`flow/config.mk`:
```
export PLATFORM = sky130hd
export DESIGN_NAME = topmodule
export DESIGN_NICKNAME = topmodule
export VERILOG_FILES = /design/flow/design.v
export SDC_FILE = /design/flow/constraint.sdc
export NUM_CORES = 4
export LEC_CHECK = 0
export ABC_AREA = 1
export CAP_MARGIN = 20
export CORE_ASPECT_RATIO = 0.5
export CORE_MARGIN = 2
export CORE_UTILIZATION = 72
export CTS_CLUSTER_DIAMETER = 400
export CTS_CLUSTER_SIZE = 69
export PLACE_DENSITY_LB_ADDON = 0.0
export SLEW_MARGIN = 20
```
`flow/run.sh`:
```
#!/bin/bash
# the make line also repeats each setting of config.mk as NAME=value (left out here)
make -C /OpenROAD-flow-scripts/flow DESIGN_CONFIG=/design/flow/config.mk WORK_HOME=/design/flow/orfs CLKGATE_MAP_FILE= finish
```
`flow/constraint.sdc`:
```
create_clock -name core_clock -period 2.59 [get_ports {clk}]
set_input_delay 0.5180 -clock core_clock [delete_from_list [all_inputs] [get_ports {clk}]]
set_output_delay 0.5180 -clock core_clock [all_outputs]
set_load 0.01 [all_outputs]
```
`flow/design.v`:
```
`timescale 1ns / 1ps
module ADD (
    input [31:0] a,
    input [31:0] b,
    output [32:0] sum
);
    assign sum = a + b;
endmodule
module SUB (
    input [31:0] a,
    input [31:0] b,
    output [32:0] diff
);
    assign diff = a - b;
endmodule
module AND (
    input [31:0] a,
    input [31:0] b,
    output [31:0] res
);
    assign res = a & b;
endmodule
module OR (
    input [31:0] a,
    input [31:0] b,
    output [31:0] res
);
    assign res = a | b;
endmodule
module XOR (
    input [31:0] a,
    input [31:0] b,
    output [31:0] res
);
    assign res = a ^ b;
endmodule
module NOT (
    input [31:0] a,
    output [31:0] res
);
    assign res = ~a;
endmodule
module SLA (
    input [31:0] a,
    input  b,
    output [31:0] res
);
    assign res = a << b;
endmodule
module SRA (
    input [31:0] a,
    input  b,
    output [31:0] res
);
    wire [31:0] y,resu;
    assign y = a;
    assign resu = y >> b;
    assign res = {a[31],resu[30:0]};
endmodule
module SRL (
    input [31:0] a,
    input  b,
    output [31:0] res
);
    assign res = a >> b;
endmodule
module ALU (
    input [31:0] a,
    input [31:0] b,
    input [3:0] opcode,
    input en,
    output reg [31:0] res
);
    wire [31:0] ano,oro,xoo,noo,slao,srao,srlo;
    wire [32:0] ado,suo;
    ADD func1(a,b,ado);
    SUB func2(a,b,suo);
    AND func3(a,b,ano);
    OR func4(a,b,oro);
    XOR func5(a,b,xoo);
    NOT func6(a,noo);
    SLA func7(a,b[0],slao);
    SRA func8(a,b[0],srao);
    SRL func9(a,b[0],srlo);
    always @(*) begin
        case(opcode)
            4'b0000: res = ado[31:0];
            4'b0001: res = suo[31:0];
            4'b0010: res = ano;
            4'b0011: res = oro;
            4'b0100: res = xoo;
            4'b0101: res = noo;
            4'b0110: res = slao;
            4'b0111: res = srao;
            4'b1000: res = srlo;
            4'b1001: res = a + 4;
            4'b1010: res = a - 4;
            4'b1011: res = a;
            default: res = 32'd0;
        endcase
    end
endmodule
module regBank (
    input clk,
    input reset,
    input [4:0] rd1,
    input [4:0] rd2,
    input [4:0] wr,
    input [31:0] data_in,
    input we,
    input re1,
    input re2,
    output [31:0] data_out1,
    output [31:0] data_out2,
    input [1:0] incdec
    );
    reg [31:0] regi [1:15];
    reg [31:0] sp;
    wire [31:0] temp = 32'd0;
    always @(posedge clk) begin
        if(we) begin
            if(wr != 5'd0 && wr < 5'd16) regi[wr] <= data_in;
        end
    end
    always @(posedge clk) begin
        if(reset) sp <= 32'd900;
        else if(incdec == 2'b01) begin
            sp <= sp + 32'd4;
        end
        else if(incdec == 2'b10) begin
            sp <= sp - 32'd4;
        end
        else if(we && wr == 5'd16) sp <= data_in;
    end
    function [31:0] rdreg(input [4:0] r);
        if(r == 5'd0 || r > 5'd16) rdreg = 32'd0;
        else if(r == 5'd16) rdreg = sp;
        else rdreg = regi[r[3:0]];
    endfunction
    assign data_out1 = re1 ? rdreg(rd1) : temp;
    assign data_out2 = re2 ? rdreg(rd2) : temp;
endmodule
module CheckReg (
    input clk,
    input re,
    input we,
    input [31:0] data_in,
    output [31:0] data_out
);
    reg [31:0] data;
    wire [31:0] temp = 32'd0;
    always @(posedge clk) begin
        if(we) data <= data_in;
    end
    assign data_out = re ? data : temp;
endmodule
module CheckRegR (
    input clk,
    input reset,
    input re,
    input we,
    input [31:0] data_in,
    output [31:0] data_out
);
    reg [31:0] data;
    wire [31:0] temp = 32'd0;
    always @(posedge clk) begin
        if(reset) data <= 32'd0;
        else if(we) data <= data_in;
    end
    assign data_out = re ? data : temp;
endmodule
module regdecoder (
    input [31:0] ir,
    output [4:0] rd1,
    output [4:0] rd2,
    output [4:0] wr
);
    assign rd1 = (ir[31:28] == 4'b0101 || ir[31:28] == 4'b0111)?5'b10000:ir[27:23];
    assign rd2 = (ir[31:28] == 4'b0110)?5'd16:(ir[31:28] == 4'b0101)?ir[27:23]:ir[22:18];
    assign wr = (ir[31:28] == 0) ? ir[17:13] : (ir[31:28] == 4'b0101)?ir[27:23]:ir[22:18];
endmodule
`timescale 1ns / 1ps
module signextend1 (
    input [13:0] imm1,
    input en,
    output [31:0] extout
);
    assign extout = imm1[13] ? {18'b111111111111111111,imm1} : {18'd0,imm1};
endmodule
module signextend2 (
    input [27:0] imm2,
    input en,
    output [31:0] extout
);
    assign extout = imm2[27] ? {{2'b11,imm2},{2'b00}} : {{2'd0,imm2},2'b00}; 
endmodule
module signextend3 (
    input [8:0] shamt,
    input en,
    output [31:0] extout
);
    assign extout = shamt[8] ? {23'b11111111111111111111111,shamt} : {23'd0,shamt};
endmodule
module signextend4 (
    input [18:0] shamt1,
    input en,
    output [31:0] extout
);
    assign extout = shamt1[18] ? {11'b11111111111,shamt1,2'd0} : {11'd0,shamt1,2'd0};
endmodule
module pcselect (
    input [31:0] lmdo,npco,
    input select,
    output [31:0] pco
);
    assign pco = (select == 1'b1) ? lmdo : npco;
endmodule
module Mux2_1 (
    input [31:0] in1,
    input [31:0] in2,
    input sel,
    output [31:0] out
);
    assign out = sel ? in2 : in1;
endmodule
module Mux4_1 (
    input [31:0] in1,
    input [31:0] in2,
    input [31:0] in3,
    input [31:0] in4,
    input [1:0] sel,
    output [31:0] out
);
    assign out = (sel == 2'b00) ? in1 : (sel == 2'b01) ? in2 : (sel == 2'b10) ? in3 : in4;
endmodule
`timescale 1ns / 1ps
module incr (
    input [31:0] in,
    output [31:0] out
);
    assign out = in + 4;
endmodule
module conditionb (
    input [31:0] val,
    input [2:0] cond,
    output flag
);
    assign flag = (cond == 3'b000) ? 1'b0 : (cond == 3'b001) ? (val[31] ) ? 1'b1 : 1'b0 : (cond == 3'b010) ? (val[31] == 0) ? 1'b1 : 1'b0 : (cond == 3'b011) ? (val == 0 ) ? 1'b1 : 1'b0 : 1'b1;
endmodule
`timescale 1ns / 1ps
module controlunit (
    input clk,
    input en,
    input reset,
    input [31:0] ir,
    output reg pcre,pcwe,npcre,npcwe,regbwe,regbre1,regbre2,sgen,alumux1sel,alumux2sel,aluoutre,aluoutwe,Are,Awe,Bre,Bwe,dmemwe,lmdre,lmdwe,reginmuxsel,irwe,
    output reg [1:0] immmuxsel,
    output reg [3:0] alusel,
    output reg [2:0] cond,
    output reg [1:0] incdec,
    output reg swap,select,
    output halted
);
    reg [3:0] mainstate;
    reg [3:0] substate;
    reg [31:0] irst;
    assign halted = (mainstate == 4'd12);
    always @(posedge clk) begin
        if(reset) begin
            mainstate <= 4'd0;
            substate <= 4'd0;
            {pcre,pcwe,npcre,npcwe,regbwe,regbre1,regbre2,sgen,alumux1sel,alumux2sel,aluoutre,aluoutwe,Are,Awe,Bre,Bwe,dmemwe,lmdre,lmdwe,reginmuxsel,irwe} <= 21'd0;
            immmuxsel <= 2'd0;
            alusel <= 4'd0;
            cond <= 3'd0;
            incdec <= 2'd0;
            swap <= 1'b0;
            select <= 1'b0;
        end
        else begin
        case (mainstate)
            4'd0: begin
                if(en) begin
                pcre <= 1;
                npcwe <= 1;
                irwe <= 1;
                mainstate <= 4'd1;
                end
            end 
            4'd1: begin
                pcre <= 1;
                npcwe <= 0;
                irwe <= 0;
                mainstate <= 4'd2;
                select <= 1'd0;
            end
            4'd2: begin
                irst <= ir;
                if(ir[31:28] == 4'b1000) mainstate <= 4'd4;
                else mainstate <= ir[31:28] + 3;
                pcre <= 0;
            end
            4'd3: begin
                case (substate)
                    4'd0: begin
                        regbwe <= 0;
                        regbre1 <= 1;
                        regbre2 <= 1;
                        substate <= 4'd1;
                        sgen <= 1'b1;
                        Awe <= 1;
                        Bwe <= 1;
                        immmuxsel <= 2'b10;
                    end 
                    4'd1: begin
                        regbre1 <= 0;
                        regbre2 <= 0;
                        substate <= 4'd2;
                        Awe <= 0;
                        Bwe <= 0;
                        Are <= 1;
                        Bre <= 1;
                        alumux1sel <= 0;
                        alumux2sel <= 0;
                        alusel <= irst[3:0];
                    end
                    4'd2: begin
                        substate <= 4'd3;
                        aluoutwe <= 1;
                    end
                    4'd3: begin
                        substate <= 4'd4;
                        aluoutwe <= 0;
                        aluoutre <= 1;
                        reginmuxsel <= 1;
                        cond <= 3'b000;
                        npcre <= 1;
                        pcwe <= 1;
                        regbwe <= 1;
                    end
                    4'd4: begin
                        substate <= 4'd0;
                        mainstate <= 4'd0;
                        aluoutre <= 0;
                        reginmuxsel <= 0;
                        cond <= 3'b000;
                        npcre <= 0;
                        pcwe <= 0;
                        regbwe <= 0;
                    end
                    default: 
                    substate <= 4'd0;
                endcase
            end
            4'd4: begin
                case (substate)
                    4'd0: begin
                        regbwe <= 0;
                        regbre1 <= 1;
                        regbre2 <= 0;
                        substate <= 4'd1;
                        sgen <= 1'b1;
                        Awe <= 1;
                        Bwe <= 0;
                        immmuxsel <= 2'b00;
                    end
                    4'd1: begin
                        regbre1 <= 0;
                        substate <= 4'd2;
                        Awe <= 0;
                        Are <= 1;
                        alumux1sel <= 0;
                        alumux2sel <= 1;
                        alusel <= irst[3:0];
                    end
                    4'd2: begin
                        substate <= 4'd3;
                        aluoutwe <= 1;
                    end
                    4'd3: begin
                        substate <= 4'd4;
                        aluoutwe <= 0;
                        aluoutre <= 1;
                        reginmuxsel <= 1;
                        cond <= 3'b000;
                        npcre <= 1;
                        pcwe <= 1;
                        regbwe <= 1;
                    end
                    4'd4: begin
                        substate <= 4'd0;
                        mainstate <= 4'd0;
                        aluoutre <= 0;
                        reginmuxsel <= 0;
                        cond <= 3'b000;
                        npcre <= 0;
                        pcwe <= 0;
                        regbwe <= 0;
                    end
                    default:
                    substate <= 4'd0;
                endcase
            end 
            4'd5 : begin
                case (substate)
                    4'd0: begin
                        regbwe <= 0;
                        regbre1 <= 1;
                        regbre2 <= 1;
                        substate <= 4'd1;
                        sgen <= 1'b1;
                        Awe <= 1;
                        Bwe <= 1;
                        immmuxsel <= 2'b00;
                    end
                    4'd1: begin
                        regbre1 <= 0;
                        regbre2 <= 0;
                        substate <= 4'd2;
                        Awe <= 0;
                        Are <= 1;
                        Bwe <= 0;
                        Bre <= 1;
                        alumux1sel <= 0;
                        alumux2sel <= 1;
                        alusel <= 4'd0;
                    end
                    4'd2: begin
                        substate <= 4'd3;
                        aluoutwe <= 1;
                    end
                    4'd3: begin
                        aluoutwe <= 0;
                        aluoutre <= 1;
                        cond <= 3'b000;
                        npcre <= 1;
                        pcwe <= 1;
                        if(irst[0]==0) begin
                            substate <= 4'd4;
                            lmdwe <= 1'b1;
                            lmdre <= 1'b1;
                            reginmuxsel <= 1'b0;
                        end
                        else begin
                            substate <= 4'd5;
                            dmemwe <= 1'b1;
                        end
                    end
                    4'd4: begin
                        lmdwe <= 1'b0;
                        regbwe <= 1'b1;
                        substate <= 4'd6;
                    end
                    4'd5: begin
                        dmemwe <= 1'b0;
                        regbwe <= 1'b0;
                        substate <= 4'd6;
                    end
                    4'd6: begin
                        substate <= 4'd0;
                        mainstate <= 4'd0;
                        aluoutre <= 0;
                        cond <= 3'b000;
                        npcre <= 0;
                        pcwe <= 0;
                        regbwe <= 0;
                    end
                    default:
                    substate <= 4'd0;
                endcase
            end
            4'd6 : begin
                case (substate)
                    4'd0: begin
                        sgen <= 1'b1;
                        regbwe <= 0;
                        immmuxsel <= 2'b01;
                        substate <= 4'd1;
                        npcre <= 1'b1;
                        alumux1sel <= 1'b1;
                        alumux2sel <= 1'b1;
                        alusel <= 4'd0;
                        aluoutwe <= 1'b1;
                    end 
                    4'd1: begin
                        substate <= 4'd2;
                        aluoutwe <= 0;
                        aluoutre <= 1'b1;
                        cond <= 3'b100;
                        pcwe <= 1'b1;
                        regbwe <= 1'b0;
                    end
                    4'd2: begin
                        substate <= 4'd0;
                        aluoutre <= 0;
                        cond <= 3'b000;
                        npcre <= 0;
                        pcwe <= 0;
                        regbwe <= 0;
                        mainstate <= 4'd0;
                    end
                    default: 
                    substate <= 4'd0;
                endcase
            end
            4'd7: begin
                case (substate)
                    4'd0: begin
                        regbwe <= 0;
                        regbre1 <= 1;
                        regbre2 <= 0;
                        substate <= 4'd1;
                        sgen <= 1'b1;
                        Awe <= 1;
                        Bwe <= 0;
                        immmuxsel <= 2'b11;
                    end
                    4'd1: begin
                        regbre1 <= 0;
                        substate <= 4'd2;
                        npcre <= 1'b1;
                        Awe <= 0;
                        Are <= 1;
                        alumux1sel <= 1;
                        alumux2sel <= 1;
                        alusel <= 4'd0;
                        aluoutwe <= 1'b1;
                        cond <= irst[2:0] + 1;
                    end
                    4'd2: begin
                        substate <= 4'd3;
                        aluoutwe <= 0;
                        aluoutre <= 1'b1;
                        pcwe <= 1'b1;
                        regbwe <= 1'b0;
                    end
                    4'd3: begin
                        substate <= 4'd0;
                        aluoutre <= 0;
                        cond <= 3'b000;
                        npcre <= 0;
                        pcwe <= 0;
                        regbwe <= 0;
                        mainstate <= 4'd0;
                    end
                    default: 
                    substate <= 4'd0;
                endcase
            end
            4'd8: begin
                case (substate)
                    4'd0: begin
                        regbwe <= 0;
                        regbre1 <= 0;
                        regbre2 <= 1;
                        Awe <= 0;
                        Bwe <= 1;
                        if(irst[0] == 1'b0) begin
                        incdec <= 2'b10;
                        substate <= 4'd1;
                        end
                        else begin
                        incdec <= 2'b01;
                        substate <= 4'd2;
                        end
                    end
                    4'd1: begin
                        regbre2 <= 0;
                        substate <= 4'd3;
                        Are <= 1;
                        aluoutwe <= 1'b0;
                        regbre1 <= 1'b1;
                        Awe <= 1'b1;
                        alumux1sel <= 1'b0;
                        alusel <= 4'b1001;
                        incdec <= 2'b00;
                        Bwe <= 1'b0;
                    end
                    4'd3: begin
                        regbre2 <= 0;
                        substate <= 4'd4;
                        Are <= 1;
                        aluoutwe <= 1'b1;
                        regbre1 <= 1'b0;
                        Awe <= 1'b0;
                    end
                    4'd4: begin
                        substate <= 4'd5;
                        aluoutre <= 1'b1;
                        Bre <= 1;
                        dmemwe <= 1'b1;
                        npcre <= 1'b1;
                        pcwe <= 1'b1;
                        cond <= 3'b000;
                    end
                    4'd5: begin
                        substate <= 4'd0;
                        mainstate <= 4'd0;
                        aluoutre <= 0;
                        dmemwe <= 1'b0;
                        npcre <= 0;
                        pcwe <= 0;
                        cond <= 3'b000;
                    end
                    4'd2: begin
                        regbre2 <= 0;
                        substate <= 4'd6;
                        Are <= 1;
                        aluoutwe <= 1'b0;
                        regbre1 <= 1'b1;
                        Awe <= 1'b1;
                        alumux1sel <= 1'b0;
                        alusel <= 4'b1011;
                        incdec <= 2'b00;
                    end
                    4'd6: begin
                        regbre2 <= 0;
                        substate <= 4'd7;
                        Are <= 1;
                        aluoutwe <= 1'b1;
                        regbre1 <= 1'b0;
                        Awe <= 1'b0;
                    end
                    4'd7: begin
                        substate <= 4'd8;
                        aluoutre <= 1'b1;
                        Bre <= 0;
                        npcre <= 1'b1;
                        pcwe <= 1'b1;
                        cond <= 3'b000;
                        lmdwe <= 1'b1;
                    end
                    4'd8: begin
                        substate <= 4'd9;
                        aluoutre <= 0;
                        npcre <= 0;
                        pcwe <= 0;
                        cond <= 3'b000;
                        lmdwe <= 1'b0;
                        lmdre <= 1'b1;
                        reginmuxsel <= 1'b0;
                        regbwe <= 1'b1;
                    end
                    4'd9: begin
                        substate <= 4'd0;
                        mainstate <= 4'd0;
                        lmdre <= 1'b0;
                        reginmuxsel <= 1'b0;
                        regbwe <= 1'b0;
                        cond <= 3'b000;
                        npcre <= 0;
                        pcwe <= 0;
                        Bwe <= 0;
                    end
                    default: 
                    substate <= 4'd0;
                endcase
            end
            4'd9: begin
                case (substate)
                    4'd0: begin
                        incdec <= 2'b00;
                        regbwe <= 0;
                        substate <= 4'd1;
                        sgen <= 1'b1;
                        npcre <= 1'b1;
                    end 
                    4'd1: begin
                        substate <= 4'd2;
                        regbre2 <= 1'b1;
                        Awe <= 1;
                        Bwe <= 1;
                        alumux1sel <= 1'b1;
                        alusel <= 4'b1011;
                        Are <= 1'b1;
                        Bre <= 1'b1;
                        incdec <= 2'b00;
                    end
                    4'd2: begin
                        substate <= 4'd3;
                        aluoutwe <= 1'b1;
                        aluoutre <= 1'b1;
                        regbre1 <= 1'b0;
                        Awe <= 1'b0;
                        Bwe <= 1'b0;
                    end
                    4'd3: begin
                        substate <= 4'd4;
                        aluoutwe <= 1'b0;
                        aluoutre <= 1'b1;
                        swap <= 1'b1;
                        dmemwe <= 1'b1;
                    end
                    4'd4: begin
                        substate <= 4'd5;
                        aluoutre <= 1;
                        dmemwe <= 1'b1;
                        swap <= 1'b1;
                        npcre <= 1'b1;
                        pcwe <= 1'b0;
                        cond <= 3'b000;
                    end
                    4'd5: begin
                        swap <= 0;
                        dmemwe <= 0;
                        substate <= 4'd6;
                        npcre <= 1'b1;
                        cond <= 3'b000;
                        sgen <= 1'b1;
                        immmuxsel <= 2'b01;
                        alumux1sel <= 1'b1;
                        alumux2sel <= 1'b1;
                        alusel <= 4'b0000;
                        aluoutwe <= 1'b1;
                        aluoutre <= 1'b1;
                        incdec <= 2'b10;
                    end
                    4'd6: begin
                        substate <= 4'd7;
                        aluoutwe <= 1'b0;
                        aluoutre <= 1'b1;
                        Awe <= 1'b0;
                        Bwe <= 1'b0;
                        cond <= 3'b100;
                        regbwe <= 1'b0;
                        pcwe <= 1'b1;
                        incdec <= 2'b00;
                    end
                    4'd7: begin
                        substate <= 4'd0;
                        aluoutre <= 0;
                        cond <= 3'b000;
                        npcre <= 0;
                        pcwe <= 0;
                        regbwe <= 0;
                        mainstate <= 4'd0;
                    end
                    default:
                    substate <= 4'd0; 
                endcase
            end
            4'd10: begin
                case (substate)
                    4'd0: begin
                        substate <= 4'd1;
                        regbre1 <= 1'b1;
                        Awe <= 1'b1;
                        Are <= 1'b1;
                        alumux1sel <= 1'b0;
                        alusel <= 4'b1001;
                        incdec <= 2'b00;
                    end
                    4'd1: begin
                        substate <= 4'd2;
                        aluoutwe <= 1'b1;
                        aluoutre <= 1'b1;
                        regbre1 <= 1'b0;
                        Awe <= 1'b0;
                        incdec <= 2'b01;
                    end
                    4'd2: begin
                        substate <= 4'd3;
                        aluoutwe <= 1'b0;
                        aluoutre <= 1'b1;
                        regbre2 <= 1'b0;
                        Bwe <= 1'b0;
                        Bre <= 1'b0;
                        incdec <= 2'b00;
                        lmdwe <= 1'b1;
                    end
                    4'd3: begin
                        substate <= 4'd4;
                        aluoutre <= 0;
                        lmdwe <= 1'b0;
                        lmdre <= 1'b1;
                        reginmuxsel <= 1'b0;
                        regbwe <= 1'b0;
                        select <= 1'b1;
                        cond <= 3'b000;
                        npcre <= 1'b1;
                        pcwe <= 1'b1;
                    end
                    4'd4: begin
                        substate <= 4'd0;
                        mainstate <= 4'd0;
                        lmdre <= 1'b0;
                        select <= 1'b0;
                        pcwe <= 0;
                    end
                    default: 
                    substate <= 4'd0;
                endcase
            end
            4'd12: begin
                mainstate <= mainstate;
            end
            4'd13: begin
                case (substate)
                    4'd0: begin
                        cond <= 3'b000;
                        npcre <= 1'b1;
                        pcwe <= 1'b1;
                        substate <= 4'd1;
                    end 
                    4'd1: begin
                        substate <= 0;
                        mainstate <= 0;
                        npcre <= 0;
                        pcwe <= 0;
                    end
                    default: 
                    substate <= 4'd0;
                endcase
            end
        endcase
    end
    end
endmodule
`timescale 1ns / 1ps
module topmodule (
    input clk,
    input en,reset,
    output [31:0] imem_addr,
    input  [31:0] imem_rdata,
    output [31:0] dmem_addr,
    output [31:0] dmem_wdata,
    output dmem_we,
    input  [31:0] dmem_rdata,
    output halted
);
    wire pcre,pcwe,npcre,npcwe,regbwe,regbre1,regbre2,sgen,alumux1sel,alumux2sel,aluoutre,aluoutwe,Are,Awe,Bre,Bwe,dmemwe,lmdre,lmdwe,reginmuxsel,irwe,swap,select;
    wire [1:0] immmuxsel,incdec;
    wire [3:0] alusel;
    wire [2:0] cond;
    wire [31:0] ir;
    controlunit cu(clk,en,reset,ir,pcre,pcwe,npcre,npcwe,regbwe,regbre1,regbre2,sgen,alumux1sel,alumux2sel,aluoutre,aluoutwe,Are,Awe,Bre,Bwe,dmemwe,lmdre,lmdwe,reginmuxsel,irwe,immmuxsel,alusel,cond,incdec,swap,select,halted);
    datapath dp(clk,reset,pcre,pcwe,npcre,npcwe,regbwe,regbre1,regbre2,sgen,alumux1sel,alumux2sel,aluoutre,aluoutwe,Are,Awe,Bre,Bwe,dmemwe,lmdre,lmdwe,reginmuxsel,irwe,immmuxsel,cond,alusel,ir,incdec,swap,select,
                imem_addr,imem_rdata,dmem_addr,dmem_wdata,dmem_we,dmem_rdata);
endmodule
`timescale 1ns / 1ps
module datapath (
    input clk,
    input reset,
    input pcre,pcwe,npcre,npcwe,regbwe,regbre1,regbre2,sgen,alumux1sel,alumux2sel,aluoutre,aluoutwe,Are,Awe,Bre,Bwe,dmemwe,lmdre,lmdwe,reginmuxsel,irwe,
    input [1:0] immmuxsel,
    input[2:0] cond,
    input [3:0] alusel,
    output [31:0] dpout,
    input [1:0] incdec,
    input swap,select,
    output [31:0] imem_addr,
    input  [31:0] imem_rdata,
    output [31:0] dmem_addr,
    output [31:0] dmem_wdata,
    output dmem_we,
    input  [31:0] dmem_rdata
);
    wire [4:0] rd1,rd2,wr;
    wire flag;
    wire [31:0] pcdatout,npcout,pcplus4,irout,inst,regbdata_out1,regbdata_out2,sg1out,sg2out,sg3out,sg4out,siexval,alumux1out,alumux2out,aluresult,aluoutout,Aout,Bout,dmemout,pcdatin,lmdout,regbdata_in,pcin;
    CheckRegR pc(clk,reset,pcre,pcwe,pcdatin,pcdatout);
    incr pcp4(pcdatout,pcplus4);
    CheckReg npc(clk,npcre,npcwe,pcplus4,npcout);
    assign imem_addr = pcdatout;
    assign inst = imem_rdata;
    assign dpout = inst;
    CheckReg ir(clk,1'b1,irwe,inst,irout);
    regdecoder rd(irout,rd1,rd2,wr);
    regBank regb(clk,reset,rd1,rd2,wr,regbdata_in,regbwe,regbre1,regbre2,regbdata_out1,regbdata_out2,incdec);
    CheckReg A(clk,Are,Awe,regbdata_out1,Aout);
    CheckReg B(clk,Bre,Bwe,regbdata_out2,Bout);
    signextend1 sg1(irout[17:4],sgen,sg1out);
    signextend2 sg2(irout[27:0],sgen,sg2out);
    signextend3 sg3(irout[12:4],sgen,sg3out);
    signextend4 sg4(irout[22:4],sgen,sg4out);
    Mux4_1 immmux(sg1out,sg2out,sg3out,sg4out,immmuxsel,siexval);
    Mux2_1 alumux1(Aout,npcout,alumux1sel,alumux1out);
    Mux2_1 alumux2(Bout,siexval,alumux2sel,alumux2out);
    ALU alu(alumux1out,alumux2out,alusel,1'b1,aluresult);
    CheckReg aluout(clk,aluoutre,aluoutwe,aluresult,aluoutout);
    assign dmem_addr = swap ? Bout : aluoutout;
    assign dmem_wdata = swap ? aluoutout : Bout;
    assign dmem_we = dmemwe;
    assign dmemout = dmem_rdata;
    CheckReg LMD(clk,lmdre,lmdwe,dmemout,lmdout);
    conditionb cdb(Aout,cond,flag);
    Mux2_1 pcmux(npcout,aluoutout,flag,pcin);
    pcselect selector(lmdout,pcin,select,pcdatin);
    Mux2_1 reginmux(lmdout,aluoutout,reginmuxsel,regbdata_in);
endmodule
```
==> Flow_metrics.wiki, run 1 <==
== Flow metrics ==
{| class="wikitable"
! Metric !! Value
|-
| Die width || 371.7 um
|-
| # rows || 67
|-
| AO/OA Area Share || 0.2144
|-
| Mean instance size in the synthesized netlist || 8.088 sq um
|-
| Placed wire-length estimate || ~140,000 um
|-
| Pre-CTS setup slack || -1.103 ns
|-
| Prevailing post-synth register cell || sky130_fd_sc_hd__edfxtp_1
|-
| Core outline area || 66,900 sq um
|-
| Stage where the flow stopped || global routing (5_1_grt)
|-
| Yosys warning total || 5
|-
| Chip area estimate from yosys synthesis || between 40,000 and 50,000 sq um
|-
| Synthesized net count || 6,221
|-
| Sequential-to-total area share from yosys stat || 0.4626
|-
| Library cell used as clock root buffer || sky130_fd_sc_hd__clkbuf_16
|-
| Chip area || 69,830 sq um
|-
| Number of input and output port buffers inserted || 164
|-
| Number of top-level pins || 165
|-
| Top cell type by instance count after synthesis || sky130_fd_sc_hd__nand2_1
|-
| Post-synthesis cell area || 48,680 sq um
|-
| Synthesized-area fraction occupied by and/or/nand/nor cells || 0.1980
|-
| CTS Buf Count || 15
|-
| Main combinational cell family by area after synthesis || AND-OR/OR-AND gates
|-
| Commonest cells in the synthesized netlist || sky130_fd_sc_hd__nand2_1, sky130_fd_sc_hd__o21ai_0, sky130_fd_sc_hd__edfxtp_1
|-
| Tally of unique sky130hd cells used after synthesis || approximately 70
|-
| Clock Tree Buf Depth || 3
|-
| Number of cells in the yosys synthesis report || 6,019
|-
| Share of flip-flops with an asynchronous set or reset || 0
|-
| Remaining global-route overflow || 1,750
|-
| Die Y-Extent || 187.9 um
|-
| EDFF count, synth || 676
|-
| Post-synth top area share || 0.4170
|-
| Result of the run || aborted with a tool error
|-
| All-Layer GR Usage || 0.9506
|-
| Hold Buf Count CTS || 0
|-
| Global placement routability congestion || 1.282
|-
| Number of H-tree levels || 1
|-
| Pre-placement core utilization || 0.7277
|-
| Main area contributors || sky130_fd_sc_hd__edfxtp_1, sky130_fd_sc_hd__nand2_1, sky130_fd_sc_hd__o21ai_0, sky130_fd_sc_hd__nor2_1, sky130_fd_sc_hd__dfxtp_1
|-
| Mapped Cells || 6,019
|-
| Clk sinks || 787
|-
| Xor/xnor share || 0.01331
|-
| Error || [ERROR GRT-0232] Routing congestion too high. Check the congestion heatmap in the GUI.
|-
| Largest area contributor in the netlist || sky130_fd_sc_hd__edfxtp_1
|-
| Flip-flop and latch count after synthesis || 787
|-
| Post-synthesis share of cell area spent on full adders, half adders and majority gates || 0.03501
|-
| Portion of netlist area occupied by mux cells || 0
|}
[stage by stage]
stage                     power, W  cells  TNS [ns]    util  area (sq um)
after floorplan            0.03538   6019   -107.47       -         49040
after global placement     0.05089   7474    -54.93  0.8525         57030
after detailed placement   0.05229   7474    -85.75  0.8525         57030
after CTS                  0.06088   7609   -145.90  0.9006         60250
[repair_timing]
| item | in CTS |
|---|---|
| gates resized | 580 |
| buffers inserted | 92 |
| cloned | 29 |
| setup endpoints to repair | 691 |
| pin swaps | 107 |
[metal layers]
| metal | GRT usage | GRT overflow |
|---|---|---|
| met1 | 0.9314 | 183 |
| met5 | 0.7878 | 19 |
| met3 | 0.8904 | 164 |
| met2 | 1.031 | 892 |
| met4 | 0.9608 | 492 |
==> run 2: changes to the inputs <==
Settings changed: ABC_AREA 1 to not set, CAP_MARGIN 20 to 0, CORE_ASPECT_RATIO 0.5 to not set, CORE_UTILIZATION 72 to 66, CTS_CLUSTER_DIAMETER 400 to not set, CTS_CLUSTER_SIZE 69 to 37, MAX_ROUTING_LAYER set to met4, PLACE_DENSITY_LB_ADDON 0.0 to not set, SETUP_SLACK_MARGIN set to -0.3, SLEW_MARGIN 20 to 35.
Clock period 2.59 ns to 3.74 ns, I/O delays scaled along.
==> run 2 against run 1 <==
Now fails the layout checks on negative setup slack. Area after synthesis down 2.6%. Synthesized cell count down 20%. Die size up 6.0%.
==> Flow_metrics.wiki, run 2 <==
== Flow metrics ==
{| class="wikitable"
! Metric !! Value
|-
| Result of the run || finished with violations
|-
| Violated checks || negative setup slack
|-
| Leakage power summed over all cells || 20.52 nW
|-
| Syn-to-layout area delta || 22.39%
|-
| Hold Buf Count CTS || 0
|-
| Number of inserted filler cells in the final layout || approximately 4.0k
|-
| Number of nets in the layout || ~5.5k
|-
| Number of design rule violations left after detail routing || 0
|-
| Combinational group power || 0.0190 W
|-
| Flip-flop and latch count after synthesis || 787
|-
| CP max FO || 8
|-
| Commonest cells in the synthesized netlist || sky130_fd_sc_hd__edfxtp_1, sky130_fd_sc_hd__o21ai_0, sky130_fd_sc_hd__nand2_1
|-
| Clock Skew || between 0.06 and 0.07 ns
|-
| Cell family with the largest share of critical-path delay || buffers and inverters
|-
| DR iter-0 viols || around 10k
|-
| Xor/xnor share || 0.02216
|-
| Highest metal layer with signal wires || met4
|-
| Routed length on met1 || between 60,000 and 70,000 um
|-
| Worst setup path endpoint || dp.aluout.data[1]
|-
| Post-synthesis share of cell area spent on full adders, half adders and majority gates || 0.03593
|-
| Core outline area || just over 70,000 sq um
|-
| Synthesized-area fraction occupied by and/or/nand/nor cells || 0.1251
|-
| Share of flip-flops with an asynchronous set or reset || 0
|-
| Total length of routed met2 wires || approximately 83,000 um
|-
| Die Y-Extent || 272.1 um
|-
| CP bufs+invs || 26
|-
| Die width || between 200 and 300 um
|-
| Final Hold Violation Tally || 0
|-
| Power per standard cell area || 670.8 nW/um^2
|-
| Clk sinks || 787
|-
| Pre-CTS setup slack || -1.129 ns
|-
| Sequential-to-total area share from yosys stat || 0.4749
|-
| AO/OA Area Share || 0.2303
|-
| Chip area || 74,020 sq um
|-
| Share of total power in the clock network || 0.220
|-
| Worst hold path endpoint || cu.aluoutwe
|-
| Remaining global-route overflow || 0
|-
| Data arrival, critical path || 5.16 ns
|-
| Internal power || ~0.023 W
|-
| Number of H-tree levels || 3
|-
| Clock Tree Buf Depth || 3
|-
| Worst Reg-to-Reg Cells || 31
|-
| Setup repair after global routing missed its margin || true
|-
| Type of the worst min-delay path || register to register
|-
| Library cell used as clock root buffer || sky130_fd_sc_hd__clkbuf_16
|-
| First-pass GRT wire length || 286,100 um
|-
| Vias in the first global route || around 45k
|-
| Total wire length after detailed routing || 195,600 um
|-
| EDFF count, synth || about 680
|-
| Period minus WS final || between 4 and 5 ns
|-
| R2r endpoint || dp.aluout.data[1]
|-
| Critical Path Most Common Cell || sky130_fd_sc_hd__buf_4
|-
| Global placement routability congestion || 1.076
|-
| Placed wire-length estimate || 127,700 um
|-
| Number of input and output port buffers inserted || 164
|-
| Top cell type by instance count after synthesis || sky130_fd_sc_hd__edfxtp_1
|-
| Data required time at the worst endpoint || 4.11 ns
|-
| Final worst setup slack || -1.052 ns
|-
| TritonCTS clock tree || built
|-
| Largest power group || combinational cells
|-
| CTS Buf Count || 81
|-
| Fraction of power spent switching nets || 0.4037
|-
| Portion of netlist area occupied by mux cells || 0.06635
|-
| Sw Pwr || around 0.016 W
|-
| Tcrit/Tclk final || 1.281
|-
| Number of cells in the yosys synthesis report || ~4.8k
|-
| Antenna violations before repair || 13
|-
| Startpoint type of the worst setup path || register
|-
| Synthesized net count || 4,991
|-
| Post-synth top area share || 0.4280
|-
| Pin count of the biggest net entering global routing || 129
|-
| Number of routed nets with antenna violations || 0
|-
| Mean instance size in the synthesized netlist || 9.903 sq um
|-
| Prevailing post-synth register cell || sky130_fd_sc_hd__edfxtp_1
|-
| Largest area contributor in the netlist || sky130_fd_sc_hd__edfxtp_1
|-
| Upper clock frequency limit || 0.2087 GHz
|-
| Slowest-stage cell, CP || sky130_fd_sc_hd__dfxtp_4
|-
| Rel. slew slack || 0.3193
|-
| Number of top-level pins || 165
|-
| Final design utilization || 0.8134
|-
| Main area contributors || sky130_fd_sc_hd__edfxtp_1, sky130_fd_sc_hd__mux2i_1, sky130_fd_sc_hd__o21ai_0, sky130_fd_sc_hd__dfxtp_1, sky130_fd_sc_hd__o221ai_1
|-
| Setup slack of the worst register-to-register path || -1.05 ns
|-
| Source of the worst hold timing path || cu.aluoutwe
|-
| Number of optimization iterations in the first detailed-route pass || 11
|-
| Worst reg2reg startpoint || cu.immmuxsel[1]
|-
| Number of cells on the critical path || 31
|-
| All-Layer GR Usage || 0.5295
|-
| Metal3 WL || 31,050 um
|-
| Worst Setup SP || cu.immmuxsel[1]
|-
| Slew at the pin closest to its max-slew limit || 1.019 ns
|-
| Vias || 47.71k
|-
| Tally of unique sky130hd cells used after synthesis || 102
|-
| Comb pwr share || 0.487
|-
| Via density per instance || 7.553
|-
| # rows || roughly 98
|-
| Yosys warning total || 5
|-
| Post-synthesis cell area || 47,430 sq um
|-
| Count of endpoints failing setup in the final report || around 84
|-
| Clock group total power || 0.00857 W
|-
| Total count of max-transition violations in the final report || 0
|-
| Crit Path Category || register to register
|-
| Number of OpenROAD warnings || 75
|-
| Slowest cell delay on critical path || 0.39 ns
|-
| Clock Latency Late Sink || 0.70 ns
|-
| Chip area estimate from yosys synthesis || 47,430 sq um
|-
| Pre-placement core utilization || 0.6646
|-
| Capturing element type of the critical path || register
|-
| Power attributed to sequential cells || 0.0114 W
|-
| Highest ir drop seen on vdd || 604.4 uV
|-
| Routed len/inst || 30.97 um
|-
| Main combinational cell family by area after synthesis || AND-OR/OR-AND gates
|-
| # Max-Cap Violations || 0
|-
| Clock input transition at the sequential cells of the worst setup and hold paths || 0.07 ns
|-
| Mapped Cells || 4,789
|-
| Proportion of power drawn by flip-flops and latches || 0.293
|-
| Cells on Worst Hold Path || 2
|}
==> run 2: routing by layer <==
metal	global-route usage	up-vias
li1	-	19490
met1	0.6548	21900
met2	0.7757	4975
met3	0.1530	1342
met4	0.3100	0
met5	-	-
==> run 2: final cells by class <==
cell class,instances,area [sq um],share of cell area
Multi-Input combinational cell,3462,23600,0.4065
Tap cell,950,1189,0.02048
Timing Repair Buffer,850,7497,0.1292
Clock inverter,45,590.6,0.01017
Sequential cell,787,22550,0.3885
Inverter,116,439.2,0.007566
Antenna cell,9,22.52,0.0003880
Clock buffer,98,2163,0.03727
==> run 2: through the flow <==
stage / instances / power, W / hold WS (ns) / setup TNS (ns) / area (sq um)
6_report: 6317 / 0.03894 / 0.4607 / -20.76 / 58050
5_1_grt: 6316 / 0.03998 / 0.4927 / -20.18 / 58040
4_1_cts: 6300 / 0.03721 / 0.4597 / -12.49 / 57660
3_5_place_dp: 6125 / 0.02816 / 0.4509 / -15.69 / 54440
3_3_place_gp: 6120 / 0.02779 / 0.4478 / -14.95 / 54310
2_1_floorplan: 4789 / 0.02103 / 0.4420 / -7.086 / 47570
==> run 2: what timing repair did <==
action                                  in CTS  in global routing
buffers inserted                            35                 15
resized                                     56                 70
pin swaps                                   39                 53
gates cloned                                 0                  0
endpoints found under the setup margin      19                 23
==> run 3: changes to the inputs <==
Settings changed: CAP_MARGIN 0 to 25, CELL_PAD_IN_SITES_DETAIL_PLACEMENT set to 1, CELL_PAD_IN_SITES_GLOBAL_PLACEMENT set to 2, CORE_ASPECT_RATIO set to 0.98, CORE_MARGIN 2 to 5, CORE_UTILIZATION 66 to 72, CTS_CLUSTER_DIAMETER set to 96, CTS_CLUSTER_SIZE 37 to not set, GPL_ROUTABILITY_DRIVEN set to 1, GPL_TIMING_DRIVEN set to 1, MAX_ROUTING_LAYER met4 to not set, MIN_ROUTING_LAYER set to met2, PLACE_DENSITY_LB_ADDON set to 0.08, SETUP_SLACK_MARGIN -0.3 to 0.11, SLEW_MARGIN 35 to 10, TNS_END_PERCENT set to 80.
Clock period 3.74 ns to 6.97 ns, I/O delays scaled along.
==> run 3 against run 2 <==
The run now fails in global placement without I/O (3_1_place_gp_skip_io). Synthesized cell count did not move. Die size shrank 3.9%. Area after synthesis stayed put.
==> Flow_metrics.wiki, run 3 <==
== Flow metrics ==
{| class="wikitable"
! Metric !! Value
|-
| Number of cells in the yosys synthesis report || roughly 4.8k
|-
| Sequential-to-total area share from yosys stat || 0.4749
|-
| EDFF count, synth || 676
|-
| Portion of netlist area occupied by mux cells || 0.06635
|-
| Largest area contributor in the netlist || sky130_fd_sc_hd__edfxtp_1
|-
| Synthesized-area fraction occupied by and/or/nand/nor cells || 0.1251
|-
| Post-synthesis cell area || 47,430 sq um
|-
| Synthesized net count || 4,991
|-
| Commonest cells in the synthesized netlist || sky130_fd_sc_hd__edfxtp_1, sky130_fd_sc_hd__o21ai_0, sky130_fd_sc_hd__nand2_1
|-
| Result of the run || aborted with a tool error
|-
| Main combinational cell family by area after synthesis || AND-OR/OR-AND gates
|-
| Post-synth top area share || 0.4280
|-
| Prevailing post-synth register cell || sky130_fd_sc_hd__edfxtp_1
|-
| AO/OA Area Share || 0.2303
|-
| Die Y-Extent || 264.1 um
|-
| Post-synthesis share of cell area spent on full adders, half adders and majority gates || 0.03593
|-
| Mapped Cells || approximately 4.8k
|-
| Xor/xnor share || 0.02216
|-
| Chip area || 71,100 sq um
|-
| Top cell type by instance count after synthesis || sky130_fd_sc_hd__edfxtp_1
|-
| Flip-flop and latch count after synthesis || 787
|-
| Die width || 269.3 um
|-
| Chip area estimate from yosys synthesis || 47,430 sq um
|-
| Error || [ERROR FLW-0024] Place density exceeds 1.0 (current PLACE_DENSITY_LB_ADDON =  0.08). Please check if the value of  PLACE_DENSITY_LB_ADDON is between 0 and 0.99.
|-
| Core outline area || approximately 66,000 sq um
|-
| Yosys warning total || 5
|-
| Mean instance size in the synthesized netlist || between 9 and 10 sq um
|-
| # rows || slightly above 90
|-
| Share of flip-flops with an asynchronous set or reset || 0
|-
| Pre-placement core utilization || 0.7239
|-
| Stage where the flow stopped || global placement without I/O (3_1_place_gp_skip_io)
|-
| Main area contributors || sky130_fd_sc_hd__edfxtp_1, sky130_fd_sc_hd__mux2i_1, sky130_fd_sc_hd__o21ai_0, sky130_fd_sc_hd__dfxtp_1, sky130_fd_sc_hd__o221ai_1
|-
| Tally of unique sky130hd cells used after synthesis || about 100
|}
==> run 4: changes to the inputs <==
Settings changed: CAP_MARGIN 25 to 20, CORE_ASPECT_RATIO 0.98 to not set, CORE_MARGIN 5 to 2, CORE_UTILIZATION 72 to 31, CTS_CLUSTER_DIAMETER 96 to 52, CTS_CLUSTER_SIZE set to 96, GPL_ROUTABILITY_DRIVEN 1 to 0, GPL_TIMING_DRIVEN 1 to 0, MAX_ROUTING_LAYER set to met4, MIN_ROUTING_LAYER met2 to not set, PLACE_DENSITY_LB_ADDON 0.08 to 0.25, SETUP_SLACK_MARGIN 0.11 to 0.74, SLEW_MARGIN 10 to 20, TNS_END_PERCENT 80 to not set.
Clock period 6.97 ns to 3.52 ns, I/O delays scaled along.
==> run 4 against run 3 <==
Area after synthesis unchanged. Now fails the layout checks on negative setup slack. Die size up 120%. Synthesized cell count unchanged.
==> Flow_metrics.wiki, run 4 <==
== Flow metrics ==
{| class="wikitable"
! Metric !! Value
|-
| Proportion of power drawn by flip-flops and latches || 0.254
|-
| Number of inserted filler cells in the final layout || 16.55k
|-
| Pre-placement core utilization || 0.3122
|-
| TritonCTS clock tree || built
|-
| Final Hold Violation Tally || 0
|-
| Largest power group || combinational cells
|-
| CP bufs+invs || 4
|-
| Chip area estimate from yosys synthesis || 47,430 sq um
|-
| Number of H-tree levels || 3
|-
| Syn-to-layout area delta || 34.59%
|-
| Violated checks || negative setup slack
|-
| Hold Buf Count CTS || 0
|-
| Highest ir drop seen on vdd || roughly 470 uV
|-
| DR iter-0 viols || 5,665
|-
| Yosys warning total || 5
|-
| Main combinational cell family by area after synthesis || AND-OR/OR-AND gates
|-
| Final worst setup slack || -1.307 ns
|-
| Setup repair after global routing missed its margin || true
|-
| Source of the worst hold timing path || dp.pc.data[0]
|-
| Capturing element type of the critical path || register
|-
| Multi-input logic area || 25,940 sq um
|-
| Via density per instance || 6.230
|-
| Top cell type by instance count after synthesis || sky130_fd_sc_hd__edfxtp_1
|-
| EDFF count, synth || 676
|-
| Share of flip-flops with an asynchronous set or reset || 0
|-
| Number of cells in the yosys synthesis report || approximately 4.8k
|-
| First-pass GRT wire length || 351,200 um
|-
| All-Layer GR Usage || 0.3224
|-
| Clk sinks || 787
|-
| Result of the run || finished with violations
|-
| Pin count of the biggest net entering global routing || 36
|-
| Type of the worst min-delay path || register to register
|-
| Die width || 395.1 um
|-
| Final Cell Area || approximately 64,000 sq um
|-
| Data required time at the worst endpoint || ~3.9 ns
|-
| Hold Slack || about 0.48 ns
|-
| Power attributed to sequential cells || 0.0123 W
|-
| Cells on Worst Hold Path || 2
|-
| Sequential-to-total area share from yosys stat || 0.4749
|-
| Prevailing post-synth register cell || sky130_fd_sc_hd__edfxtp_1
|-
| Data arrival, critical path || 5.20 ns
|-
| Cell family with the largest share of critical-path delay || AND-OR/OR-AND gates
|-
| Tcrit/Tclk final || 1.371
|-
| Worst Reg-to-Reg Cells || 21
|-
| CP max FO || 7
|-
| Number of top-level pins || between 150 and 200
|-
| Flip-flop and latch count after synthesis || 787
|-
| Core outline area || roughly 150,000 sq um
|-
| Fraction of power spent switching nets || 0.4427
|-
| Mean instance size in the synthesized netlist || 9.903 sq um
|-
| Remaining global-route overflow || 0
|-
| Clock Skew || about 0.084 ns
|-
| Commonest cells in the synthesized netlist || sky130_fd_sc_hd__edfxtp_1, sky130_fd_sc_hd__o21ai_0, sky130_fd_sc_hd__nand2_1
|-
| DP Cell Count || 7,046
|-
| Worst Setup SP || cu.immmuxsel[2]
|-
| Seq. cell area || 22,560 sq um
|-
| Share of total power in the clock network || 0.240
|-
| Slew at the pin closest to its max-slew limit || 1.340 ns
|-
| Power per standard cell area || 758.6 nW/um^2
|-
| Rel. slew slack || 0.1066
|-
| Comb pwr share || 0.506
|-
| Number of routed nets with antenna violations || 0
|-
| Xor/xnor share || 0.02216
|-
| Synthesized net count || 4,991
|-
| Worst setup path endpoint || dp.aluout.data[30]
|-
| Standard cell area after detailed placement || 53,530 sq um
|-
| Upper clock frequency limit || 0.2072 GHz
|-
| Mapped Cells || approximately 4.8k
|-
| Library cell used as clock root buffer || sky130_fd_sc_hd__clkbuf_16
|-
| Critical Path Most Common Cell || sky130_fd_sc_hd__buf_4
|-
| AO/OA Area Share || 0.2303
|-
| Clock Latency Late Sink || about 0.77 ns
|-
| Slowest-stage cell, CP || sky130_fd_sc_hd__dfxtp_4
|-
| Largest area contributor in the netlist || sky130_fd_sc_hd__edfxtp_1
|-
| Die Y-Extent || 395.1 um
|-
| Non-filler cells, final || about 7.5k
|-
| Vias || 46.75k
|-
| Internal power || 0.02699 W
|-
| Post-synthesis share of cell area spent on full adders, half adders and majority gates || 0.03593
|-
| Leakage power summed over all cells || 21.75 nW
|-
| Startpoint type of the worst setup path || register
|-
| Number of nets in the layout || 5,578
|-
| Number of design rule violations left after detail routing || 0
|-
| Clock input transition at the sequential cells of the worst setup and hold paths || 0.06 ns
|-
| Post-synthesis cell area || 47,430 sq um
|-
| # rows || 143
|-
| Clock group total power || 0.0116 W
|-
| Portion of netlist area occupied by mux cells || 0.06635
|-
| Cell breakdown of the critical path || buf_8 > a21o_4 > a211oi_4 > a211oi_4 > nor4_4 > nand4_1 > buf_4 > o21ai_2 > xnor2_1 > ha_1 > and4_4 > nand2_4 > nor4_4 > buf_4 > buf_4 > o31ai_4 > nand4_1 > a31oi_4 > o21ai_2 > xnor2_2 > o221ai_2
|-
| Vias in the first global route || 45.70k
|-
| Number of optimization iterations in the first detailed-route pass || 8
|-
| Clock Tree Buf Depth || 3
|-
| Number of cells on the critical path || 21
|-
| Post-synth top area share || 0.4280
|-
| Worst hold path endpoint || dp.pc.data[0]
|-
| Combinational group power || between 0.02 and 0.025 W
|-
| Total wire length after detailed routing || 257,700 um
|-
| Number of OpenROAD warnings || 65
|-
| Final Total Pwr || 0.04842 W
|-
| Chip area || ~160,000 sq um
|-
| Routed len/inst || 34.34 um
|-
| R2r endpoint || dp.aluout.data[30]
|-
| # Max-Cap Violations || 0
|-
| Sw Pwr || between 0.02 and 0.025 W
|-
| Total count of max-transition violations in the final report || 0
|-
| Worst reg2reg startpoint || cu.immmuxsel[2]
|-
| Placed wire-length estimate || 191,600 um
|-
| Count of endpoints failing setup in the final report || 94
|-
| Antenna violations before repair || 9
|-
| Final design utilization || 0.4202
|-
| Setup slack of the worst register-to-register path || -1.31 ns
|-
| Period minus WS final || 4.827 ns
|-
| Slowest cell delay on critical path || 0.38 ns
|-
| Main area contributors || sky130_fd_sc_hd__edfxtp_1, sky130_fd_sc_hd__mux2i_1, sky130_fd_sc_hd__o21ai_0, sky130_fd_sc_hd__dfxtp_1, sky130_fd_sc_hd__o221ai_1
|-
| CTS Buf Count || 107
|-
| Crit Path Category || register to register
|-
| Number of input and output port buffers inserted || approximately 160
|-
| Tally of unique sky130hd cells used after synthesis || ~100
|-
| Synthesized-area fraction occupied by and/or/nand/nor cells || 0.1251
|}
## run 4: routing by layer
metal  GRT usage  up-vias  wire length (um)
met3     0.05264      726             20790
met1      0.3940    23690            100500
met2      0.5107     2637            119000
met4      0.1714        0             17390
met5           -        -                 0
li1            -    19700                 -
## run 4: cell type report
cell class | count | area share
antenna | 4 | 0.0001568
buffer | 424 | 0.05069
clock buffer | 123 | 0.04436
clock inverter | 80 | 0.01564
inverter | 116 | 0.007096
multi-input combinational | 3463 | 0.4064
sequential | 787 | 0.3534
tap | 2030 | 0.03979
timing repair buffer | 477 | 0.08248
## run 4: what timing repair did
| action | 4_1_cts | 5_1_grt |
|---|---|---|
| endpoints found under the setup margin | 855 | 885 |
| resized | 677 | 636 |
| buffers inserted | 108 | 128 |
| cloned | 5 | 10 |
| pin swaps | 79 | 100 |
## run 4: through the flow
stage / setup TNS (ns) / setup WS, ns
after global routing: -35.96 / -1.480
after CTS: -86.82 / -1.264
after global placement: -746.55 / -2.524
after detailed placement: -199.59 / -2.470
final: -27.99 / -1.307
after floorplan: -7.595 / -0.8665
==> run 5: changes to the inputs <==
Settings changed: CELL_PAD_IN_SITES_DETAIL_PLACEMENT 1 to not set, CELL_PAD_IN_SITES_GLOBAL_PLACEMENT 2 to not set, CORE_UTILIZATION 31 to 72, CTS_CLUSTER_DIAMETER 52 to not set, CTS_CLUSTER_SIZE 96 to not set, GPL_ROUTABILITY_DRIVEN 0 to not set, GPL_TIMING_DRIVEN 0 to not set, PLACE_DENSITY set to 0.66, PLACE_DENSITY_LB_ADDON 0.25 to not set, SETUP_SLACK_MARGIN 0.74 to 1.04.
Clock period 3.52 ns to 5.57 ns, I/O delays scaled along.
==> run 5 against run 4 <==
The run now fails in global routing (5_1_grt). Area after synthesis unchanged. Synthesized cell count unchanged. Die size down 56%.
==> Flow_metrics.wiki, run 5 <==
== Flow metrics ==
{| class="wikitable"
! Metric !! Value
|-
| Mean instance size in the synthesized netlist || 9.903 sq um
|-
| Chip area estimate from yosys synthesis || roughly 47,000 sq um
|-
| Post-synthesis share of cell area spent on full adders, half adders and majority gates || 0.03593
|-
| Die Y-Extent || 260.7 um
|-
| Stage where the flow stopped || global routing (5_1_grt)
|-
| Main combinational cell family by area after synthesis || AND-OR/OR-AND gates
|-
| Library cell used as clock root buffer || sky130_fd_sc_hd__clkbuf_16
|-
| Global placement routability congestion || between 1 and 1.5
|-
| Clock Tree Buf Depth || 3
|-
| Synthesized-area fraction occupied by and/or/nand/nor cells || 0.1251
|-
| Core outline area || between 60,000 and 70,000 sq um
|-
| CTS Buf Count || 80
|-
| Share of flip-flops with an asynchronous set or reset || 0
|-
| Die width || 260.7 um
|-
| Pre-placement core utilization || 0.7240
|-
| Flip-flop and latch count after synthesis || between 700 and 800
|-
| DP Cell Count || around 5.5k
|-
| Chip area || 67,940 sq um
|-
| Placed wire-length estimate || 120,900 um
|-
| Tally of unique sky130hd cells used after synthesis || ~100
|-
| Top cell type by instance count after synthesis || sky130_fd_sc_hd__edfxtp_1
|-
| Clk sinks || 787
|-
| Yosys warning total || 5
|-
| Number of cells in the yosys synthesis report || approximately 4.8k
|-
| Largest area contributor in the netlist || sky130_fd_sc_hd__edfxtp_1
|-
| Number of input and output port buffers inserted || 164
|-
| Portion of netlist area occupied by mux cells || 0.06635
|-
| AO/OA Area Share || 0.2303
|-
| EDFF count, synth || roughly 680
|-
| Result of the run || aborted with a tool error
|-
| Number of H-tree levels || 3
|-
| Xor/xnor share || 0.02216
|-
| Synthesized net count || 4,991
|-
| Sequential-to-total area share from yosys stat || 0.4749
|-
| Commonest cells in the synthesized netlist || sky130_fd_sc_hd__edfxtp_1, sky130_fd_sc_hd__o21ai_0, sky130_fd_sc_hd__nand2_1
|-
| Mapped Cells || between 4k and 5k
|-
| Post-synth top area share || 0.4280
|-
| Hold Buf Count CTS || 0
|-
| Prevailing post-synth register cell || sky130_fd_sc_hd__edfxtp_1
|-
| Main area contributors || sky130_fd_sc_hd__edfxtp_1, sky130_fd_sc_hd__mux2i_1, sky130_fd_sc_hd__o21ai_0, sky130_fd_sc_hd__dfxtp_1, sky130_fd_sc_hd__o221ai_1
|-
| # rows || 94
|-
| Post-synthesis cell area || 47,430 sq um
|-
| Number of top-level pins || roughly 170
|}
==> run 5: through the flow <==
step           cell area, sq um  utilization  worst slack [ns]
2_1_floorplan             47430            -             1.078
3_3_place_gp              50010       0.7634            0.1549
3_5_place_dp              50030       0.7637           0.07700
4_1_cts                   53450       0.8159            0.8750
==> run 5: timing repair <==
item | 4_1_cts
setup endpoints to repair | 20
resized | 109
setup buffers | 35
pin swaps | 56
==> run 6: changes to the inputs <==
Settings changed: ABC_AREA set to 1, CAP_MARGIN 20 to 0, CTS_CLUSTER_DIAMETER set to 363, CTS_CLUSTER_SIZE set to 43, HOLD_SLACK_MARGIN set to 0.29, MAX_ROUTING_LAYER met4 to not set, PLACE_DENSITY 0.66 to 0.35, SETUP_SLACK_MARGIN 1.04 to 0.31.
Clock period 5.57 ns to 1.06 ns, I/O delays scaled along.
==> run 6 against run 5 <==
The flow stops in clock tree synthesis (4_1_cts). Die size increased by 2.6%. Synthesized cell count increased by 26%. Area after synthesis increased by 2.6%.
==> Flow_metrics.wiki, run 6 <==
== Flow metrics ==
{| class="wikitable"
! Metric !! Value
|-
| Placed wire-length estimate || 189,100 um
|-
| Portion of netlist area occupied by mux cells || 0
|-
| Post-synthesis share of cell area spent on full adders, half adders and majority gates || 0.03501
|-
| Flip-flop and latch count after synthesis || 787
|-
| Prevailing post-synth register cell || sky130_fd_sc_hd__edfxtp_1
|-
| Pre-CTS setup slack || -3.008 ns
|-
| # rows || ~95
|-
| Global placement routability congestion || approximately 1.3
|-
| Commonest cells in the synthesized netlist || sky130_fd_sc_hd__nand2_1, sky130_fd_sc_hd__o21ai_0, sky130_fd_sc_hd__edfxtp_1
|-
| Top cell type by instance count after synthesis || sky130_fd_sc_hd__nand2_1
|-
| Die Y-Extent || 264.0 um
|-
| DP Cell Count || 8,111
|-
| EDFF count, synth || 676
|-
| Chip area estimate from yosys synthesis || 48,680 sq um
|-
| Result of the run || aborted with a tool error
|-
| Mean instance size in the synthesized netlist || 8.088 sq um
|-
| Synthesized-area fraction occupied by and/or/nand/nor cells || 0.1980
|-
| Post-synthesis cell area || 48,680 sq um
|-
| Share of flip-flops with an asynchronous set or reset || 0
|-
| Mapped Cells || 6,019
|-
| Error || [ERROR DPL-0038] Utilization greater than 100%, impossible to legalize
|-
| AO/OA Area Share || 0.2144
|-
| Yosys warning total || 5
|-
| Tally of unique sky130hd cells used after synthesis || 71
|-
| Xor/xnor share || 0.01331
|-
| Largest area contributor in the netlist || sky130_fd_sc_hd__edfxtp_1
|-
| Core outline area || 67,040 sq um
|-
| Chip area || 69,710 sq um
|-
| Number of input and output port buffers inserted || around 160
|-
| Main combinational cell family by area after synthesis || AND-OR/OR-AND gates
|-
| Pre-placement core utilization || 0.7261
|-
| Stage where the flow stopped || clock tree synthesis (4_1_cts)
|-
| Die width || 264.0 um
|-
| Post-synth top area share || 0.4170
|-
| Number of cells in the yosys synthesis report || 6,019
|-
| Number of top-level pins || 165
|-
| Sequential-to-total area share from yosys stat || 0.4626
|-
| Main area contributors || sky130_fd_sc_hd__edfxtp_1, sky130_fd_sc_hd__nand2_1, sky130_fd_sc_hd__o21ai_0, sky130_fd_sc_hd__nor2_1, sky130_fd_sc_hd__dfxtp_1
|-
| Synthesized net count || 6,221
|}
-- run 6: per-stage QoR --
step / instance area, sq um / utilization
after detailed placement: 64590 / 0.9634
after global placement: 64590 / 0.9634
after floorplan: 51830 / -
==> run 7: changes to the inputs <==
Settings changed: ABC_AREA 1 to not set, CAP_MARGIN 0 to 20, CORE_UTILIZATION 72 to 68, CTS_CLUSTER_DIAMETER 363 to not set, CTS_CLUSTER_SIZE 43 to 90, HOLD_SLACK_MARGIN 0.29 to -0.09, PLACE_DENSITY 0.35 to not set, SETUP_SLACK_MARGIN 0.31 to not set, TNS_END_PERCENT set to 5.
Clock period 1.06 ns to 4.72 ns, I/O delays scaled along.
==> run 7 against run 6 <==
The layout now fails its checks (negative setup slack). Die size is 3.1% higher. Area after synthesis is 2.6% lower. Synthesized cell count is 20% lower.
==> Flow_metrics.wiki, run 7 <==
== Flow metrics ==
{| class="wikitable"
! Metric !! Value
|-
| Result of the run || finished with violations
|-
| Violated checks || negative setup slack
|-
| Yosys warning total || 5
|-
| R2r endpoint || dp.aluout.data[29]
|-
| Total length of routed met2 wires || 77,190 um
|-
| Internal power || 0.01685 W
|-
| # Max-Cap Violations || 0
|-
| Largest area contributor in the netlist || sky130_fd_sc_hd__edfxtp_1
|-
| Remaining global-route overflow || 0
|-
| Syn-to-layout area delta || 15.26%
|-
| Xor/xnor share || 0.02216
|-
| Source of the worst hold timing path || cu.aluoutwe
|-
| AO/OA Area Share || 0.2303
|-
| Die width || roughly 270 um
|-
| Worst Reg-to-Reg Cells || 20
|-
| Power attributed to sequential cells || 0.00911 W
|-
| Number of input and output port buffers inserted || 164
|-
| Clock Tree Buf Depth || 3
|-
| Data required time at the worst endpoint || ~5 ns
|-
| Routed len/inst || 30.58 um
|-
| Data arrival, critical path || slightly above 5 ns
|-
| Vias in the first global route || 42.97k
|-
| Crit Path Category || register to register
|-
| Final Hold Violation Tally || 0
|-
| Power per standard cell area || 529.9 nW/um^2
|-
| Number of H-tree levels || 3
|-
| Number of routed nets with antenna violations || 0
|-
| # rows || 96
|-
| Period minus WS final || 4.770 ns
|-
| Post-synthesis cell area || 47,430 sq um
|-
| Flip-flop and latch count after synthesis || 787
|-
| Antenna violations before repair || 6
|-
| Worst hold path endpoint || cu.aluoutwe
|-
| Top cell type by instance count after synthesis || sky130_fd_sc_hd__edfxtp_1
|-
| Setup slack of the worst register-to-register path || -0.05 ns
|-
| Largest power group || combinational cells
|-
| Slew at the pin closest to its max-slew limit || between 1 and 1.5 ns
|-
| Critical Path Most Common Cell || sky130_fd_sc_hd__buf_4
|-
| Main combinational cell family by area after synthesis || AND-OR/OR-AND gates
|-
| Pre-placement core utilization || 0.6891
|-
| Number of top-level pins || 165
|-
| EDFF count, synth || 676
|-
| Multi-input logic area || around 23,000 sq um
|-
| Pin count of the biggest net entering global routing || 174
|-
| DP Cell Count || 5,828
|-
| Number of optimization iterations in the first detailed-route pass || 10
|-
| Clk sinks || 787
|-
| Worst Setup SP || cu.immmuxsel[2]
|-
| Cell family with the largest share of critical-path delay || AND-OR/OR-AND gates
|-
| Combinational group power || 0.0135 W
|-
| Comb pwr share || 0.465
|-
| Sw Pwr || 0.01212 W
|-
| Commonest cells in the synthesized netlist || sky130_fd_sc_hd__edfxtp_1, sky130_fd_sc_hd__o21ai_0, sky130_fd_sc_hd__nand2_1
|-
| Clock Latency Late Sink || 0.71 ns
|-
| Hold Buf Count CTS || 0
|-
| Slowest cell delay on critical path || 0.38 ns
|-
| Tally of unique sky130hd cells used after synthesis || 102
|-
| Clock input transition at the sequential cells of the worst setup and hold paths || roughly 0.060 ns
|-
| Post-synthesis share of cell area spent on full adders, half adders and majority gates || 0.03593
|-
| Synthesized-area fraction occupied by and/or/nand/nor cells || 0.1251
|-
| TritonCTS clock tree || built
|-
| Number of cells on the critical path || 20
|-
| Setup repair after global routing missed its margin || true
|-
| Share of flip-flops with an asynchronous set or reset || 0
|-
| Non-filler cells, final || 5,983
|-
| Post-synth top area share || 0.4280
|-
| Global placement routability congestion || 1.044
|-
| Core outline area || 68,830 sq um
|-
| Mapped Cells || ~4.8k
|-
| Mean instance size in the synthesized netlist || 9.903 sq um
|-
| Vias || 45.82k
|-
| First-pass GRT wire length || approximately 270,000 um
|-
| Die Y-Extent || 268.1 um
|-
| Pre-CTS setup slack || -0.2119 ns
|-
| Tcrit/Tclk final || 1.011
|-
| Number of cells in the yosys synthesis report || between 4k and 5k
|-
| CP max FO || 10
|-
| Share of total power in the clock network || 0.221
|-
| Type of the worst min-delay path || register to register
|-
| Worst setup path endpoint || dp.aluout.data[29]
|-
| Number of inserted filler cells in the final layout || about 4.2k
|-
| Number of design rule violations left after detail routing || 0
|-
| Number of OpenROAD warnings || 76
|-
| Clock group total power || 0.00640 W
|-
| Portion of netlist area occupied by mux cells || 0.06635
|-
| Cells on Worst Hold Path || 2
|-
| Routed length on met1 || just over 60,000 um
|-
| Clock Skew || around 0.074 ns
|-
| Fraction of power spent switching nets || 0.4183
|-
| Seq. cell area || 22,540 sq um
|-
| Total wire length after detailed routing || 183,000 um
|-
| Via density per instance || between 7 and 8
|-
| Upper clock frequency limit || 0.2097 GHz
|-
| DR iter-0 viols || 9,262
|-
| Highest metal layer with signal wires || met5
|-
| Sequential-to-total area share from yosys stat || 0.4749
|-
| Chip area || about 72,000 sq um
|-
| Number of nets in the layout || 5,187
|-
| CP bufs+invs || 3
|-
| Slowest-stage cell, CP || sky130_fd_sc_hd__a32oi_1
|-
| All-Layer GR Usage || 0.4985
|-
| Main area contributors || sky130_fd_sc_hd__edfxtp_1, sky130_fd_sc_hd__mux2i_1, sky130_fd_sc_hd__o21ai_0, sky130_fd_sc_hd__dfxtp_1, sky130_fd_sc_hd__o221ai_1
|-
| Metal3 WL || between 30,000 and 40,000 um
|-
| Placed wire-length estimate || ~120,000 um
|-
| Capturing element type of the critical path || register
|-
| Cell breakdown of the critical path || buf_4 > buf_4 > nor2b_1 > a32oi_1 > a31oi_1 > nor4_2 > buf_4 > and4b_1 > nand4b_1 > o21ai_2 > xnor2_1 > ha_1 > a21oi_1 > o21ai_1 > or3_1 > o21ai_0 > nor2_1 > xor2_1 > a211oi_2 > o211ai_1
|-
| Prevailing post-synth register cell || sky130_fd_sc_hd__edfxtp_1
|-
| Rel. slew slack || 0.2280
|-
| Synthesized net count || 4,991
|-
| Final worst setup slack || -0.04971 ns
|-
| Proportion of power drawn by flip-flops and latches || 0.315
|-
| Leakage power summed over all cells || roughly 19 nW
|-
| Worst reg2reg startpoint || cu.immmuxsel[2]
|-
| Library cell used as clock root buffer || sky130_fd_sc_hd__clkbuf_16
|-
| Chip area estimate from yosys synthesis || about 47,000 sq um
|-
| Total count of max-transition violations in the final report || 0
|-
| Startpoint type of the worst setup path || register
|-
| CTS Buf Count || 83
|-
| Count of endpoints failing setup in the final report || 2
|-
| Highest ir drop seen on vdd || 461.7 uV
|}
[run 7: final cells by class]
class / instances / area share
multi-input cells: 3462 / 0.4257
flip-flops and latches: 787 / 0.4124
repair buffers: 535 / 0.08467
clock buffers: 112 / 0.04129
well taps: 931 / 0.02131
inverters: 116 / 0.007988
clock inverters: 38 / 0.006546
diodes: 2 / 0.00009156
[run 7: timing repair]
| item | in CTS | in global routing |
|---|---|---|
| pin swaps | 3 | 8 |
| buffers inserted | 1 | 2 |
| resized | 20 | 37 |
| setup endpoints to repair | 10 | 13 |
[run 7: per-stage QoR]
| step | util | setup TNS, ns | hold slack (ns) | area (sq um) | total power, W |
|---|---|---|---|---|---|
| 2_1_floorplan | - | 0 | 0.4420 | 47430 | 0.01652 |
| 3_3_place_gp | 0.7517 | -0.5772 | 0.4466 | 51740 | 0.02112 |
| 3_5_place_dp | 0.7520 | -1.048 | 0.4511 | 51760 | 0.02130 |
| 4_1_cts | 0.7910 | -0.04783 | 0.4592 | 54440 | 0.02785 |
| 5_1_grt | 0.7941 | -0.8569 | 0.4805 | 54660 | 0.02968 |
| 6_report | 0.7942 | -0.05277 | 0.4599 | 54660 | 0.02897 |
[run 7: per-layer routing]
metal,vias up,track usage
li1,18860,-
met1,21060,0.6467
met2,4795,0.7375
met3,1107,0.1676
met4,4,0.2760
met5,-,0
Power and IR drop assume default switching activity.
